==> run a <==
==> flow/design.v <==
`timescale 1ns/1ns
module Controller(input clk, rst, start, compare, flag, output InitYin, InitW1, InitW2, InitB, InitFlag, InitAlpha, LdX1, LdX2, LdT, Select2, LdYin, LdFlag, LdAlphaT, LdW1, LdW2, LdB,ReadEn,Ready, output [1:0] Select1, Sel1, Sel2);
	reg initYin, initW1, initW2, initB, initFlag, initAlpha, ldX1, ldX2, ldT, select2, ldYin, ldFlag, ldAlphaT, ldW1, ldW2, ldB;
	reg [1:0] select1, sel1, sel2;
	reg [3:0] ns, ps;
	reg ldCnt, cntDown;
	reg readEn, ready;
	wire co;
	reg [7:0] Cout;
	always@(ps, start, co, compare, flag)begin
		ns = 4'b0;
		case(ps)
			4'b0000: begin
				ns = (start)? 4'b0001 : 4'b0000;
			  end
			4'b0001: begin
				ns = 4'b0010;
				end
			4'b0010: begin
				ns = 4'b0011;
				end
			4'b0011: begin
				ns = 4'b0100;
				end
			4'b0100: begin
				ns = 4'b0101;
				end
			4'b0101: begin
				ns = compare ? 4'b0110 : 4'b1010;
				end
			4'b0110: begin
				ns = 4'b0111;
				end
			4'b0111: begin
				ns = 4'b1000;
				end
			4'b1000: begin
				ns = 4'b1001;
				end
			4'b1001: begin
				ns = 4'b1010;
				end
			4'b1010: begin
				ns = (co == 0) ? 4'b0010 : 
				     (flag == 1) ? 4'b1011 : 
				     (flag == 0) ? 4'b0000 : 4'b1010;
				end
			4'b1011: begin
			  ns = 4'b0010;
			  end
			default: ns = 4'b0000;
		endcase
	end
	always@(ps)begin
		{initYin, initW1, initW2, initB, initFlag, ldCnt, initAlpha, ldX1, ldX2, ldT, cntDown, select2, ldYin, ldFlag, ldAlphaT, ldW1, ldW2, ldB} = 18'b0;
		readEn = 1'b0;
		ready = 1'b0;
		select1 = 2'b0;
		sel1 = 2'b0;
		sel2 = 2'b0;
		case(ps)
			4'b0000: begin
				ready = 1;
			  end
			4'b0001: begin
				initW1 = 1;
				initW2 = 1;
				initB = 1;
				initYin = 1;
				ldCnt = 1;
				initAlpha = 1;
				end
			4'b0010: begin
				ldX1 = 1;
				ldX2 = 1;
				ldT = 1;
				cntDown = 1;
				readEn = 1;
				end
			4'b0011: begin
				sel1 = 2'b00;
				sel2 = 2'b01;
				select1 = 2'b01;
				select2 = 1;
				ldYin = 1;
				end
			4'b0100: begin
				sel1 = 2'b01;
				sel2 = 2'b10;
				select1 = 2'b00;
				select2 = 1;
				ldYin = 1;
				end
			4'b0101: begin
				end
			4'b0110: begin
				sel1 = 2'b10;
				sel2 = 2'b0;
				ldAlphaT = 1;
				ldFlag = 1;
				end
			4'b0111: begin
				sel1 = 2'b11;
				sel2 = 2'b01;
				select2 = 1;
				select1 = 2'b10;
				ldW1 = 1;
				end
			4'b1000: begin
				sel1 = 2'b11;
				sel2 = 2'b10;
				select2 = 1;
				select1 = 2'b11;
				ldW2 = 1;
				end
			4'b1001: begin
				select2 = 0;
				select1 = 2'b01;
				ldB = 1;
				end
			4'b1010: begin
				end
			4'b1011: begin
			  ldCnt = 1;
			  initFlag = 1;
			  end
		endcase
	end
	always@(posedge clk,posedge rst)begin
		if(rst) ps <= 4'b0000;
		else ps <= ns;
	end
	always@(posedge clk, posedge rst)begin
	  if(rst)
	    Cout = 8'b11001000;
	  else begin
	    if(ldCnt) Cout <= 8'b11001000;
	    else if(cntDown) Cout <= Cout - 1;
	  end
  end
  assign co = ~|{Cout};
  assign InitYin = initYin;
  assign InitW1 = initW1;
  assign InitW2 = initW2;
  assign InitB = initB;
  assign InitFlag = initFlag;
  assign LdCnt = ldCnt;
  assign InitAlpha = initAlpha;
  assign LdX1 = ldX1;
  assign LdX2 = ldX2;
  assign LdT = ldT;
  assign CntDown = cntDown;
  assign Select1 = select1;
  assign Select2 = select2;
  assign LdYin = ldYin;
  assign LdFlag = ldFlag;
  assign LdAlphaT = ldAlphaT;
  assign LdW1 = ldW1;
  assign LdW2 = ldW2;
  assign LdB = ldB;
  assign Sel1 = sel1;
  assign Sel2 = sel2;
  assign ReadEn = readEn;
  assign Ready = ready;
endmodule
`timescale 1ns/1ns
module FlagReg(input clk,rst,loadData,initVal, output out);
  reg outData;
  assign out = outData;
  always@(posedge clk, posedge rst)begin
    if(rst) outData <= 1'b0;
    else
    begin
      if(initVal) outData <= 1'b0;
      else
    begin
    if (loadData) outData <= 1'b1;
    else outData <= outData;
    end
  end
  end
endmodule
`timescale 1ns/1ns
module Reg2bit(input clk,rst,loadData,initVal, input [1:0] inData, output[1:0] out);
  reg [1:0] outData;
  assign out = outData;
  always@(posedge clk, posedge rst)begin
    if(rst) outData <= 2'b0;
    else
    begin
      if(initVal) outData <= 2'b0;
      else
    begin
    if (loadData) outData <= inData;
    else outData <= outData;
    end
  end
  end
endmodule
`timescale 1ns/1ns
module Reg3bit(input clk,rst,loadData,initVal, input [2:0] inData, output[2:0] out);
  reg [2:0] outData;
  assign out = outData;
  always@(posedge clk, posedge rst)begin
    if(rst) outData <= 3'b0;
    else
    begin
      if(initVal) outData <= 3'b0;
      else
    begin
    if (loadData) outData <= inData;
    else outData <= outData;
    end
  end
  end
endmodule
`timescale 1ns/1ns
module Reg7bit(input clk,rst,loadData,initVal, input [6:0] inData, output[6:0] out);
  reg [6:0] outData;
  assign out = outData;
  always@(posedge clk, posedge rst)begin
    if(rst) outData <= 7'b0;
    else
    begin
      if(initVal) outData <= 7'b0;
      else
    begin
    if (loadData) outData <= inData;
    else outData <= outData;
    end
  end
  end
endmodule
`timescale 1ns/1ns
module Reg14bit(input clk,rst,loadData,initVal, input [13:0] inData, output[13:0] out);
  reg [13:0] outData;
  assign out = outData;
  always@(posedge clk, posedge rst)begin
    if(rst) outData <= 14'b0;
    else
    begin
      if(initVal) outData <= 14'b0;
      else
    begin
    if (loadData) outData <= inData;
    else outData <= outData;
    end
  end
  end
endmodule
`timescale 1ns/1ns
module Mux2to1(input select, input [13:0]in1,in2, output [13:0]MuxOut);
  assign MuxOut = ~select ? in1 : in2;
endmodule
`timescale 1ns/1ns
module Mux4to1(input [1:0]select, input [13:0]in1,in2,in3,in4, output [13:0]MuxOut);
  assign MuxOut = select==2'b00 ? in1 :
          select==2'b01 ? in2 :
          select==2'b10 ? in3 :
          select==2'b11 ? in4 : 14'bz;
endmodule
`timescale 1ns/1ns
module adder( input [13:0] op1, op2, output [13:0] result );
  assign result = op1 + op2;
endmodule
`timescale 1ns/1ns
module multiplier( input [13:0] op1, op2, output [13:0] result );
  wire [27:0] w;
  wire signed [13:0] operand1,operand2;
  assign operand1 = op1;
  assign operand2 = op2;
  assign w = operand1 * operand2;
  assign result = w[21:8];
endmodule
`timescale 1ns/1ns
module DataPath(input clk,rst, input [6:0] x1Data,x2Data, input [1:0] tData, input InitYin, InitW1, InitW2, InitB, InitFlag, InitAlpha, LdX1, LdX2, LdT, Select2, LdYin, LdFlag, LdAlphaT, LdW1, LdW2, LdB, input [1:0]  Select1, Sel1, Sel2, output compare, flag, output[1:0] signYin, output[13:0] w1,w2,b,Yin);
  wire [6:0] x1,x2;
  wire [1:0] t;
  wire [2:0] alpha,alphaT;
  wire [13:0] AddOut,MultOut,MultOp1,MultOp2,AddOp1,AddOp2;
  wire [13:0] castedT,castedAlphaT,castedAlpha,castedX1,castedX2;
  assign castedT = t[1] ? {4'b1111, t, 8'b0}: {4'b0, t, 8'b0};
  assign castedAlphaT = alphaT[2] ? {5'b11111, alphaT, 6'b0}: {5'b0, alphaT, 6'b0};
  assign castedAlpha = alpha[2] ? {5'b11111, alpha, 6'b0}: {5'b0, alpha, 6'b0};
  assign castedX1 = x1[6] ? {3'b111, x1, 4'b0}: {3'b0, x1, 4'b0};
  assign castedX2 = x2[6] ? {3'b111, x2, 4'b0}: {3'b0, x2, 4'b0};
  FlagReg FLAG(clk,rst,LdFlag,InitFlag, flag);
  Reg2bit T(clk,rst,LdT,1'b0,tData,t);
  Reg3bit ALPHA(clk,rst,InitAlpha,1'b0,3'b011, alpha);
  Reg3bit ALPHAT(clk,rst,LdAlphaT,1'b0,MultOut[8:6], alphaT);
  Reg7bit X1(clk,rst,LdX1,1'b0,x1Data, x1);
  Reg7bit X2(clk,rst,LdX2,1'b0,x2Data, x2);
  Reg14bit W1(clk,rst,LdW1,InitW1,AddOut, w1);
  Reg14bit W2(clk,rst,LdW2,InitW2,AddOut, w2);
  Reg14bit B (clk,rst,LdB,InitB,AddOut, b);
  Reg14bit YIN (clk,rst,LdYin,InitYin,AddOut, Yin);
  Mux4to1 MULTOP1(Sel1,w1,w2,castedT,castedAlphaT, MultOp1);
  Mux4to1 MULTOP2(Sel2,castedAlpha,castedX1,castedX2,14'b0, MultOp2);
  Mux4to1 ADDOP1(Select1,Yin,b,w1,w2, AddOp1);
  Mux2to1 ADDOP2(Select2,castedAlphaT,MultOut, AddOp2);
  multiplier MULTIPLIER(MultOp1,MultOp2, MultOut);
  adder ADDER(AddOp1,AddOp2, AddOut);
  assign compare = (Yin == 14'b0) ? 1 : (Yin[13] ^ t[1]);
  assign signYin = Yin[13] ? 2'b11 : 2'b01;  
endmodule
`timescale 1ns/1ns
module LearningMachine(input clk,rst, start, input [6:0] x1Data,x2Data, input [1:0] tData, output[1:0] signYin, output[13:0] w1,w2,b,Yin,output ReadEn, Ready);
  wire [1:0]Select1, Sel1, Sel2;
  wire  flag, InitYin, InitW1, InitW2, InitB, InitFlag, InitAlpha, LdX1, LdX2, LdT, Select2, LdYin, LdFlag, LdAlphaT, LdW1, LdW2, LdB;
  Controller controller(clk, rst, start, compare, flag, InitYin, InitW1, InitW2, InitB, InitFlag, InitAlpha, LdX1, LdX2, LdT, Select2, LdYin, LdFlag, LdAlphaT, LdW1, LdW2, LdB, ReadEn, Ready, Select1, Sel1, Sel2);
  DataPath datapath(clk,rst, x1Data,x2Data, tData, InitYin, InitW1, InitW2, InitB, InitFlag, InitAlpha, LdX1, LdX2, LdT, Select2, LdYin, LdFlag, LdAlphaT, LdW1, LdW2, LdB, Select1, Sel1, Sel2, compare, flag, signYin, w1,w2,b,Yin);
endmodule
==> flow/run.sh <==
#!/bin/bash
# the make line also repeats each setting of config.mk as NAME=value (left out here)
make -C /OpenROAD-flow-scripts/flow DESIGN_CONFIG=/design/flow/config.mk WORK_HOME=/design/flow/orfs CLKGATE_MAP_FILE= finish
==> flow/config.mk <==
export PLATFORM = sky130hd
export DESIGN_NAME = LearningMachine
export DESIGN_NICKNAME = LearningMachine
export VERILOG_FILES = /design/flow/design.v
export SDC_FILE = /design/flow/constraint.sdc
export NUM_CORES = 4
export LEC_CHECK = 0
export CAP_MARGIN = 20
export CORE_ASPECT_RATIO = 1.38
export CORE_MARGIN = 9
export CORE_UTILIZATION = 40
export CTS_CLUSTER_DIAMETER = 371
export CTS_CLUSTER_SIZE = 99
export SETUP_SLACK_MARGIN = -1.14
export SLEW_MARGIN = 20
export TNS_END_PERCENT = 5
==> flow/constraint.sdc <==
create_clock -name core_clock -period 12.0 [get_ports {clk}]
set_input_delay 2.4000 -clock core_clock [delete_from_list [all_inputs] [get_ports {clk}]]
set_output_delay 2.4000 -clock core_clock [all_outputs]
set_load 0.01 [all_outputs]
==> inputs of run b, as changes to run a <==
- ABC_AREA: not set -> 1
- CORE_ASPECT_RATIO: 1.38 -> not set
- CORE_MARGIN: 9 -> 2
- CORE_UTILIZATION: 40 -> 72
- CTS_CLUSTER_DIAMETER: 371 -> 400
- CTS_CLUSTER_SIZE: 99 -> 100
- PLACE_DENSITY: not set -> 0.4
- SETUP_SLACK_MARGIN: -1.14 -> not set
- TNS_END_PERCENT: 5 -> not set
==> flow/constraint.sdc (replaced) <==
create_clock -name core_clock -period 5.49 [get_ports {clk}]
set_input_delay 1.0980 -clock core_clock [delete_from_list [all_inputs] [get_ports {clk}]]
set_output_delay 1.0980 -clock core_clock [all_outputs]
set_load 0.01 [all_outputs]
==> inputs of run c, as changes to run a <==
- CAP_MARGIN: 20 -> 30
- CORE_ASPECT_RATIO: 1.38 -> not set
- CORE_MARGIN: 9 -> 2
- CORE_UTILIZATION: 40 -> 72
- CTS_CLUSTER_DIAMETER: 371 -> 31
- CTS_CLUSTER_SIZE: 99 -> not set
- HOLD_SLACK_MARGIN: not set -> -0.09
- SETUP_SLACK_MARGIN: -1.14 -> not set
- TNS_END_PERCENT: 5 -> 40
==> flow/constraint.sdc (replaced) <==
create_clock -name core_clock -period 7.0 [get_ports {clk}]
set_input_delay 1.4000 -clock core_clock [delete_from_list [all_inputs] [get_ports {clk}]]
set_output_delay 1.4000 -clock core_clock [all_outputs]
set_load 0.01 [all_outputs]
==> inputs of run d, as changes to run a <==
- CELL_PAD_IN_SITES_GLOBAL_PLACEMENT: not set -> 1
- CORE_ASPECT_RATIO: 1.38 -> 0.67
- CORE_UTILIZATION: 40 -> 21
- CTS_CLUSTER_DIAMETER: 371 -> not set
- CTS_CLUSTER_SIZE: 99 -> not set
- GPL_ROUTABILITY_DRIVEN: not set -> 1
- MAX_ROUTING_LAYER: not set -> met4
- MIN_ROUTING_LAYER: not set -> met1
- SETUP_SLACK_MARGIN: -1.14 -> not set
- SLEW_MARGIN: 20 -> 10
- TNS_END_PERCENT: 5 -> 80
==> results_dict.tcl <==
# flow metrics
set metrics [dict create \
    status "finished clean" \
    cp_max_fo 22 \
    cp.buffers_inverters 3 \
    min_period_ns 9.168 \
    p_sw_uw 1621 \
    adder_share_pct 29.52 \
    crit_type "register to register" \
    drc 0 \
    cts_sinks 89 \
    clk_share_pct 3.090 \
    taps 292 \
    n_all_buffers 90 \
    cts_root_buffer "clkbuf_16" \
]
the above is filed under run a

==> results_dict.tcl <==
# collected from the flow reports
set metrics [dict create \
    post-place-ws_ns -0.9752 \
    error "[ERROR DPL-0038] Utilization greater than 100%, impossible to legalize" \
    synthTopLogicFamily "adder cells" \
    synthCells 976 \
    chipHeight_um 115.5 \
    fp-row-count 40 \
    synth.top_cells.by_count "195 x nand2_1, 96 x inv_1, 86 x dfrtp_1" \
    dp_hpwl_um 25430 \
    ys_chip_area_mm2 0.008951 \
    flop_cell "dfrtp_1" \
    haltStage "clock tree synthesis (4_1_cts)" \
    fp_util_pct 74.21 \
    ys_cells 976 \
    synthesis.nets 1155 \
    core_area_mm2 0.01206 \
    status "aborted with a tool error" \
    adder_share_pct 29.52 \
    ios 79 \
    top_cells_by_area "dfrtp_1 24%, fa_1 19%, ha_1 11%" \
]
the above is filed under run c

==> results_dict.tcl <==
# collected from the flow reports
set metrics [dict create \
    place_area_mm2 0.01194 \
    top_cell "nand2_1" \
    dp_hpwl_um 30430 \
    error "[ERROR DPL-0038] Utilization greater than 100%, impossible to legalize" \
    die_w_um 116.8 \
    edf_count 0 \
    ios 79 \
    async_reset_ff_share_pct 100.0 \
    yosysTopAreaCell "dfrtp_1" \
    ys_cells 1191 \
    die_area_mm2 0.01364 \
    status "aborted with a tool error" \
    adder_share_pct 28.73 \
    yosysWarnings 10 \
    synthTopLogicFamily "adder cells" \
    haltStage "clock tree synthesis (4_1_cts)" \
]
the above is filed under run b

==> results_dict.tcl <==
# flow metrics
set metrics [dict create \
    r2r-end "datapath.YIN.outData[13]" \
    clk_share_pct 2.846 \
    min_period_ns 9.247 \
    grt_pass1_wl_um 45380 \
    routed_via_density 4.506 \
    n_all_buffers 93 \
    cp.buffers_inverters 4 \
    crit_type "register to register" \
    die_area_mm2 0.05053 \
    power-per-cell-area_mw_per_mm2 301.4 \
    status "finished clean" \
    max_slew.worst_pin.slew_ns 1.038 \
    cts_sinks 89 \
    taps 567 \
    cp_max_fo 22 \
    min_from "datapath.X1.outData[3]" \
    adder_share_pct 29.52 \
    drc 0 \
    crit_family "adder cells" \
    crit_arrival_ns 9.55 \
]
the above is filed under run d



==> inputs of zinc <==
// LearningMachine: RTL as listed in full above, without the edits since
Settings: LEC_CHECK=0, CAP_MARGIN=10, CORE_MARGIN=2, CORE_UTILIZATION=71, CTS_CLUSTER_DIAMETER=26, CTS_CLUSTER_SIZE=71, GPL_TIMING_DRIVEN=1, MAX_ROUTING_LAYER=met4, MIN_ROUTING_LAYER=met1, PLACE_DENSITY=0.77, SETUP_SLACK_MARGIN=1.19, SLEW_MARGIN=40; clock period 6.54 ns.
run.sh (not shown) runs the stock make flow with config.mk's settings and CLKGATE_MAP_FILE=.
==> fjord (differences from zinc) <==
- ABC_AREA: default -> 1
- CORE_UTILIZATION: 71 -> 72
- CTS_CLUSTER_DIAMETER: 26 -> 356
- CTS_CLUSTER_SIZE: 71 -> 34
- PLACE_DENSITY: 0.77 -> 0.36
- SETUP_SLACK_MARGIN: 1.19 -> 0.9
- SLEW_MARGIN: 40 -> 20
==> flow/constraint.sdc (replaced) <==
create_clock -name core_clock -period 7.81 [get_ports {clk}]
set_input_delay 1.5620 -clock core_clock [delete_from_list [all_inputs] [get_ports {clk}]]
set_output_delay 1.5620 -clock core_clock [all_outputs]
set_load 0.01 [all_outputs]
==> qor summary <==
|  | fjord | zinc |
|---|---|---|
| Run status | did not finish | did not finish |
| Last stage reached | 5_1_grt | 4_1_cts |
| Share of Yosys cell area claimed by the top area cell type | 23.5% | 24.0% |
| Global placement routability congestion | 1.02 | 1.04 |
| Aoi share | 11.9% | 13.6% |
| Core outline area | 12500 um^2 | 12500 um^2 |
| Vertical die dimension | 117 um | 116 um |
| Mean instance size in the synthesized netlist | 7.69 um^2 | 9.17 um^2 |
| Placed wire-length estimate | 21800 um | 26300 um |
| Syn nets | 1370 | 1155 |
| Yosys stat chip area | 9160 um^2 | 8950 um^2 |
| Mux share | 0% | 4.60% |
| DP Cell Count | 1430 | 1387 |
| Chip Footprint | 13600 um^2 | 13500 um^2 |
| Sequential share of the synthesized area | 24.3% | 24.9% |
| Area share of xor/xnor cells in the synthesized design | 1.63% | 5.02% |
| Number of distinct standard cells referenced by the synthesized netlist | 45 | 70 |
| Floorplan-stage core utilization | 73.2% | 71.8% |
| Yosys Instances | 1191 | 976 |
| Area of the mapped netlist | 9160 um^2 | 8950 um^2 |
| And+or+nand+nor area frac | 22.5% | 16.3% |
Power and IR drop assume default switching activity.
